== run 1 ==
## c6502
module c6502
(
    input               clock,
    input               ce,
    input               reset_n,
    output      [15:0]  address,
    input       [ 7:0]  in,
    output reg  [ 7:0]  out,
    output reg          we
);
Size in the first run: ~1800 cells after synthesis, about 130 flip-flops, roughly 36 I/O pins, about 14000 sq um of cells after synthesis.
clock: 10.0 ns
lec_check: 0
cap_margin: 20
core_margin: 2
core_utilization: 54
cts_cluster_diameter: 389
cts_cluster_size: 98
place_density: 0.37
setup_slack_margin: 2.37
slew_margin: 20
tns_end_percent: 15
run.sh (not shown) runs the stock make flow with config.mk's settings and CLKGATE_MAP_FILE=.
Per the final summary, run 1 finished and its layout is clean on timing, DRC and antenna.
--- input diff run 1..run 2 ---
# run 1
export LEC_CHECK = 0
export CAP_MARGIN = 20
export CORE_MARGIN = 2
export CORE_UTILIZATION = 54
export CTS_CLUSTER_DIAMETER = 389
export CTS_CLUSTER_SIZE = 98
export PLACE_DENSITY = 0.37
export SETUP_SLACK_MARGIN = 2.37
export SLEW_MARGIN = 20
export TNS_END_PERCENT = 15
create_clock -name core_clock -period 10.0 [get_ports {clock}]
# run 2
export LEC_CHECK = 0
export CAP_MARGIN = 20
export CORE_MARGIN = 2
export CORE_UTILIZATION = 72
export PLACE_DENSITY_LB_ADDON = 0.0
export SLEW_MARGIN = 20
create_clock -name core_clock -period 6.99 [get_ports {clock}]
[summary]
Going from run 1 to run 2, logic depth of the worst setup path including buffers has increased, transition at the pin with the smallest max-transition slack has increased, worst path setup slack after routing has decreased, non-clock buffer count has decreased.
In the flow results for run 2 and run 1, the number of buffer and inverter stages on the critical path is smaller on run 1.
On run 2: HPWL reported at the end of detailed placement is about 4% lower than what run 1 gave.
Input changes introduced in run 3 (baseline for comparison: run 2):
# run 2
export LEC_CHECK = 0
export CAP_MARGIN = 20
export CORE_MARGIN = 2
export CORE_UTILIZATION = 72
export PLACE_DENSITY_LB_ADDON = 0.0
export SLEW_MARGIN = 20
create_clock -name core_clock -period 6.99 [get_ports {clock}]
# run 3
export LEC_CHECK = 0
export ABC_AREA = 1
export CAP_MARGIN = 20
export CORE_MARGIN = 2
export CORE_UTILIZATION = 71
export PLACE_DENSITY_LB_ADDON = 0.02
export SLEW_MARGIN = 20
export TNS_END_PERCENT = 5
create_clock -name core_clock -period 4.02 [get_ports {clock}]
## What came out
Total length of routed met2 wires delta for run 3 relative to run 2: 8.3% higher
In the reports for run 2 and run 3, the larger vias per cell belongs to run 2.
Run 2 -> run 3: final wirelength increased by more than 10%
Going from run 2 to run 3, final period utilization has increased, routing usage on met2 has increased, count of clock-net buffers in the final layout has decreased.
Run 3 finished every step from synthesis to the final layout, and the layout passed the timing, design-rule and antenna checks.
Inputs modified between run 3 and run 4:
# run 3
export LEC_CHECK = 0
export ABC_AREA = 1
export CAP_MARGIN = 20
export CORE_MARGIN = 2
export CORE_UTILIZATION = 71
export PLACE_DENSITY_LB_ADDON = 0.02
export SLEW_MARGIN = 20
export TNS_END_PERCENT = 5
create_clock -name core_clock -period 4.02 [get_ports {clock}]
# run 4
export LEC_CHECK = 0
export CAP_MARGIN = 0
export CELL_PAD_IN_SITES_GLOBAL_PLACEMENT = 0
export CORE_MARGIN = 2
export CORE_UTILIZATION = 71
export CTS_CLUSTER_SIZE = 47
export GPL_TIMING_DRIVEN = 1
export MAX_ROUTING_LAYER = met4
export PLACE_DENSITY_LB_ADDON = 0.0
export SETUP_SLACK_MARGIN = 1.18
export SLEW_MARGIN = 25
export TNS_END_PERCENT = 75
create_clock -name core_clock -period 4.02 [get_ports {clock}]
[summary]
FAIL run 4 @ global routing (5_1_grt): tool exited with error. When run 4 is set beside run 3, its count of instances resized after the clock tree is built turns out to be 123 larger. Summary of run 4 over run 3: synthesized cell count fell 16%, post-synthesis cell count from yosys fell 342, mux cell area share after synthesis rose 5.7 points. | adder and majority cell fraction of the synthesized area | run 3 vs run 4 | ≈ equal |. On parity-gate share of the synthesized area counting xor and xnor cells, the lower figure sits with run 3, not run 4. Any difference in floorplan die width between run 4 and run 3 is small enough to ignore. On area figure in the yosys stat output, run 4 and run 3 are basically level. Of the two values seen for main logic family after synthesis, simple AND/OR/NAND/NOR gates was produced by run 3 and AND-OR/OR-AND gates by run 4. Looking at run 4 and run 3, the share of the yosys chip area belonging to registers is a wash. Run 4 vs. run 3: net count after synthesis went down by 342.
Input-level comparison between run 5 and run 4:
# run 4
export LEC_CHECK = 0
export CAP_MARGIN = 0
export CELL_PAD_IN_SITES_GLOBAL_PLACEMENT = 0
export CORE_MARGIN = 2
export CORE_UTILIZATION = 71
export CTS_CLUSTER_SIZE = 47
export GPL_TIMING_DRIVEN = 1
export MAX_ROUTING_LAYER = met4
export PLACE_DENSITY_LB_ADDON = 0.0
export SETUP_SLACK_MARGIN = 1.18
export SLEW_MARGIN = 25
export TNS_END_PERCENT = 75
create_clock -name core_clock -period 4.02 [get_ports {clock}]
# run 5
export LEC_CHECK = 0
export CAP_MARGIN = 20
export CELL_PAD_IN_SITES_GLOBAL_PLACEMENT = 0
export CORE_MARGIN = 2
export CORE_UTILIZATION = 71
export CTS_CLUSTER_SIZE = 47
export GPL_TIMING_DRIVEN = 1
export MAX_ROUTING_LAYER = met4
export PLACE_DENSITY_LB_ADDON = 0.0
export SETUP_SLACK_MARGIN = 0.82
export SLEW_MARGIN = 25
export TNS_END_PERCENT = 75
create_clock -name core_clock -period 5.83 [get_ports {clock}]
## What came out
- Run 5 reached the final stage; the timing, design-rule and antenna checks on its layout passed.
- Diff run 4..run 5 | maximum buffer depth of the clock tree | unchanged
- Run 5 against run 4: basic-gate share of the synthesized area counting and, or, nand and nor cells now sits at about the same level, number of port buffers now sits at about the same level.
- Cell count in the Yosys report: run 4 vs run 5 identical
- Between run 5 and run 4, worst setup slack before clock tree synthesis is higher for run 5, run 4 comes in under that.
- Higher post-CTS repair timing setup buffer count was reported by run 4, not run 5.
- Final estimated routing congestion in global placement in run 5 is about 20% lower than in run 4
- Between run 5 and run 4, the difference in deepest level of the CTS H-tree is negligible.
- Run 5 and run 4 ended up with nearly the same area of the core.
- On synthesized flop and latch total, run 5 and run 4 are neck and neck.
> inputs changed (run 5 -> run 6)
# run 5
export LEC_CHECK = 0
export CAP_MARGIN = 20
export CELL_PAD_IN_SITES_GLOBAL_PLACEMENT = 0
export CORE_MARGIN = 2
export CORE_UTILIZATION = 71
export CTS_CLUSTER_SIZE = 47
export GPL_TIMING_DRIVEN = 1
export MAX_ROUTING_LAYER = met4
export PLACE_DENSITY_LB_ADDON = 0.0
export SETUP_SLACK_MARGIN = 0.82
export SLEW_MARGIN = 25
export TNS_END_PERCENT = 75
create_clock -name core_clock -period 5.83 [get_ports {clock}]
# run 6
export LEC_CHECK = 0
export ABC_AREA = 1
export CAP_MARGIN = 20
export CELL_PAD_IN_SITES_GLOBAL_PLACEMENT = 0
export CORE_MARGIN = 2
export CORE_UTILIZATION = 72
export CTS_CLUSTER_SIZE = 47
export GPL_TIMING_DRIVEN = 1
export MAX_ROUTING_LAYER = met4
export PLACE_DENSITY = 0.84
export SLEW_MARGIN = 25
export TNS_END_PERCENT = 75
create_clock -name core_clock -period 15.8 [get_ports {clock}]
Findings:
Summary of run 6 over run 5: synthesized cell count saw an increase, die size moved down, mean number of vias per cell went down 7.0%. From run 5 to run 6 the numbers moved as follows: total half-perimeter wirelength after legalization and detailed placement went up by 3500 um; portion of total power attributed to the clock network now smaller; post-synthesis simple-gate area fraction rose 7.5 points; total power draw now smaller; cell count now larger. Internal power: run 6 vs run 5 down about 64%. Cell with the largest stage delay on the worst path: sky130_fd_sc_hd__clkdlybuf4s50_1 -> run 5, sky130_fd_sc_hd__fa_1 -> run 6.
Power figures rest on the tool's default switching activity, not on a simulated workload.
